rev 12:
## breakout
module breakout(
    input logic clk,
    input logic right,
    input logic left,
    input logic reset,
    output logic [2:0] red,
    output logic [2:0] green,
    output logic [2:0] blue,
    output logic hsync,
    output logic vsync
    );
Settings: LEC_CHECK=0, CAP_MARGIN=20, CORE_MARGIN=2, CORE_UTILIZATION=60, CTS_CLUSTER_DIAMETER=70, MIN_ROUTING_LAYER=met1, SLEW_MARGIN=20, TNS_END_PERCENT=35; clock period 4.44 ns.
run.sh (not shown) runs the stock make flow with config.mk's settings and CLKGATE_MAP_FILE=.
Rev 12: flow complete, layout not clean; failing: setup timing
diff inputs: rev 12 => rev 13
Settings: ABC_AREA now 1, previously not set; MIN_ROUTING_LAYER no longer set, was met1; TNS_END_PERCENT no longer set, was 35; CORE_UTILIZATION now 67, was 60; CTS_CLUSTER_DIAMETER no longer set, was 70; the clock period (ns, I/O delays scaled along) now 5.17, was 4.44.
Findings:
- Rev 13 went all the way through the flow, and no timing, DRC or antenna check failed.
- Although it ran to completion, rev 12 produced a layout that fails the final checks because of setup timing.
- Leakage component of the power, rev 13 and rev 12: higher on rev 13
- Slowest cell on the critical path = sky130_fd_sc_hd__clkdlybuf4s50_1: rev 13; slowest cell on the critical path = sky130_fd_sc_hd__fa_2: rev 12
- Part of the power in the clock network essentially unchanged between rev 12 and rev 13.
- | peak ir drop on the vdd network | lower: rev 13 |
- Delta (rev 13 minus rev 12): post-layout instance count excluding filler cells went up by about 30%; portion of the clock cycle consumed by the worst path in the final layout went down by 11 points.


breakout again, from the RTL that the note above started with.
clock: 3.6 ns
lec_check: 0
abc_area: 1
cap_margin: 0
core_margin: 2
core_utilization: 72
cts_cluster_diameter: 343
cts_cluster_size: 32
gpl_routability_driven: 0
place_density_lb_addon: 0.07
setup_slack_margin: 1.04
slew_margin: 20
tns_end_percent: 60
The first run finished but failed the layout checks on setup timing.
Rerun with:
CTS_CLUSTER_DIAMETER = 350   (was 343)
CTS_CLUSTER_SIZE = default   (was 32)
MIN_ROUTING_LAYER = met1   (was default)
SETUP_SLACK_MARGIN = -0.26   (was 1.04)
TNS_END_PERCENT = 100   (was 60)
What happened: The changed run completed and failed the layout checks on setup timing. Sequential cell count is unchanged. Design area goes down by a few percent. Final cell count decreases slightly. Non-clock buffer count fell by 10. Worst setup slack degrades by 0.080 ns. Fmax falls slightly. Power falls by a few percent. Hold slack gains 0.0065 ns. Register-to-register slack is worse by 0.24 ns. Die area does not change. Global-route usage fell by 0.28 points.
Rerun with:
CAP_MARGIN = 20   (was 0)
CTS_CLUSTER_DIAMETER = 344   (was 350)
SETUP_SLACK_MARGIN = -0.23   (was -0.26)
SLEW_MARGIN = 40   (was 20)
TNS_END_PERCENT = 90   (was 100)
clock period = 3.63 ns   (was 3.6 ns; I/O delays follow)
The changed run finished with setup timing left; die area does not change; count of clock-buffer cells in the layout increases by 1; non-clock buffer count increases by 2; power decreases by 1.9%; first-iteration DRC count decreases by 3.1%; cell area increases by 0.57%.
Rerun with:
CORE_UTILIZATION = 65   (was 72)
CTS_CLUSTER_DIAMETER = default   (was 344)
GPL_ROUTABILITY_DRIVEN = default   (was 0)
MIN_ROUTING_LAYER = default   (was met1)
PLACE_DENSITY_LB_ADDON = default   (was 0.07)
SETUP_SLACK_MARGIN = default   (was -0.23)
SLEW_MARGIN = 20   (was 40)
TNS_END_PERCENT = default   (was 90)
clock period = 4.7 ns   (was 3.63 ns; I/O delays follow)
What happened: This time the run produced a clean layout. Non-clock buffer count goes down by 99. Via count goes down by 11%. Sequential power goes down by about 23%. Cell count goes down by about 3%. Global-route usage goes down by 7.6 points. Combinational power goes down by about 40%. Wire length goes down by 13%.


try-indigo:
Starting RTL as in the previous note.
Settings: LEC_CHECK=0, ABC_AREA=1, CAP_MARGIN=20, CORE_MARGIN=2, CORE_UTILIZATION=72, CTS_CLUSTER_DIAMETER=91, CTS_CLUSTER_SIZE=79, PLACE_DENSITY_LB_ADDON=0.09, SETUP_SLACK_MARGIN=0.41, SLEW_MARGIN=20; clock period 1.37 ns.
try-indigo did not finish; the tool stopped in 4_1_cts with error DPL-0038.
Setup changes, try-indigo to try-sierra
Settings: removing SETUP_SLACK_MARGIN (formerly 0.41); removing CTS_CLUSTER_DIAMETER (formerly 91); removing CTS_CLUSTER_SIZE (formerly 79); changing PLACE_DENSITY_LB_ADDON from 0.09 to 0.02; changing the clock period (ns, I/O delays scaled along) from 1.37 to 3.61.
[summary]
Relative to try-indigo, total half-perimeter wirelength after legalization and detailed placement has decreased by about 30% in try-sierra. As far as area of the chip goes, try-indigo and try-sierra are indistinguishable; the numbers are identical. Going from try-indigo to try-sierra, placer's final routability congestion estimate went down 0.052; register bit count reported by yosys shows no meaningful change; share of synthesized cell area in and, or, nand and nor gates roughly the same; worst setup timing slack at the placement stage moved up; post-placement cell count has decreased. try-sierra: complete, dirty (negative setup slack).
Input-level comparison between try-juniper and try-sierra:
Settings: a change of CAP_MARGIN from 20 to 15; an added GPL_ROUTABILITY_DRIVEN of 0; a change of SLEW_MARGIN from 20 to 25.
Notes after the runs:
- | try-juniper | all stages done | FAIL | negative setup slack |
- Share of the core filled with cells in the final layout ended up 1.4 points lower on try-juniper than on try-sierra.
- The worst setup slack of try-juniper was superior to that of try-sierra.
- Measured against each other, try-sierra and try-juniper differ in delay of the slowest cell on the worst path, the lower figure coming from try-juniper.
diff inputs: try-juniper => try-willow
Settings: SETUP_SLACK_MARGIN newly set to 0.63; the clock period (ns, I/O delays scaled along) changed from 3.61 to 4.41.
### Flow results
try-willow reached the end of the flow, and the finished layout is clean on the timing, DRC and antenna checks. In the reports for try-juniper and try-willow, the larger post-detailed-route via-to-cell ratio belongs to try-juniper. Compare try-juniper and try-willow | internal cell power higher: try-juniper. Area added between synthesis and finish ended up 6.1 points lower on try-willow than on try-juniper. try-willow does better than try-juniper on worst reg-to-reg setup slack. | fraction of area in registers | lower: try-juniper |. game_inst.ballX[0] as the origin of the worst setup path was reported by try-juniper, and game_inst.ballY[1] by try-willow. Re average wire per cell in the routed design: try-juniper and try-willow aren't equal, and the lower value belongs to try-willow. Going from try-juniper to try-willow, worst-case setup margin in the final layout up 0.74 ns, post-cts gate resize count up about 32%, number of vias after detailed routing down 699, finished layout cell area down about 5%. Total wire length after detailed routing in try-willow is 3.3 mm lower than in try-juniper.
No activity file was given, so power comes from the tool's default toggle rates.
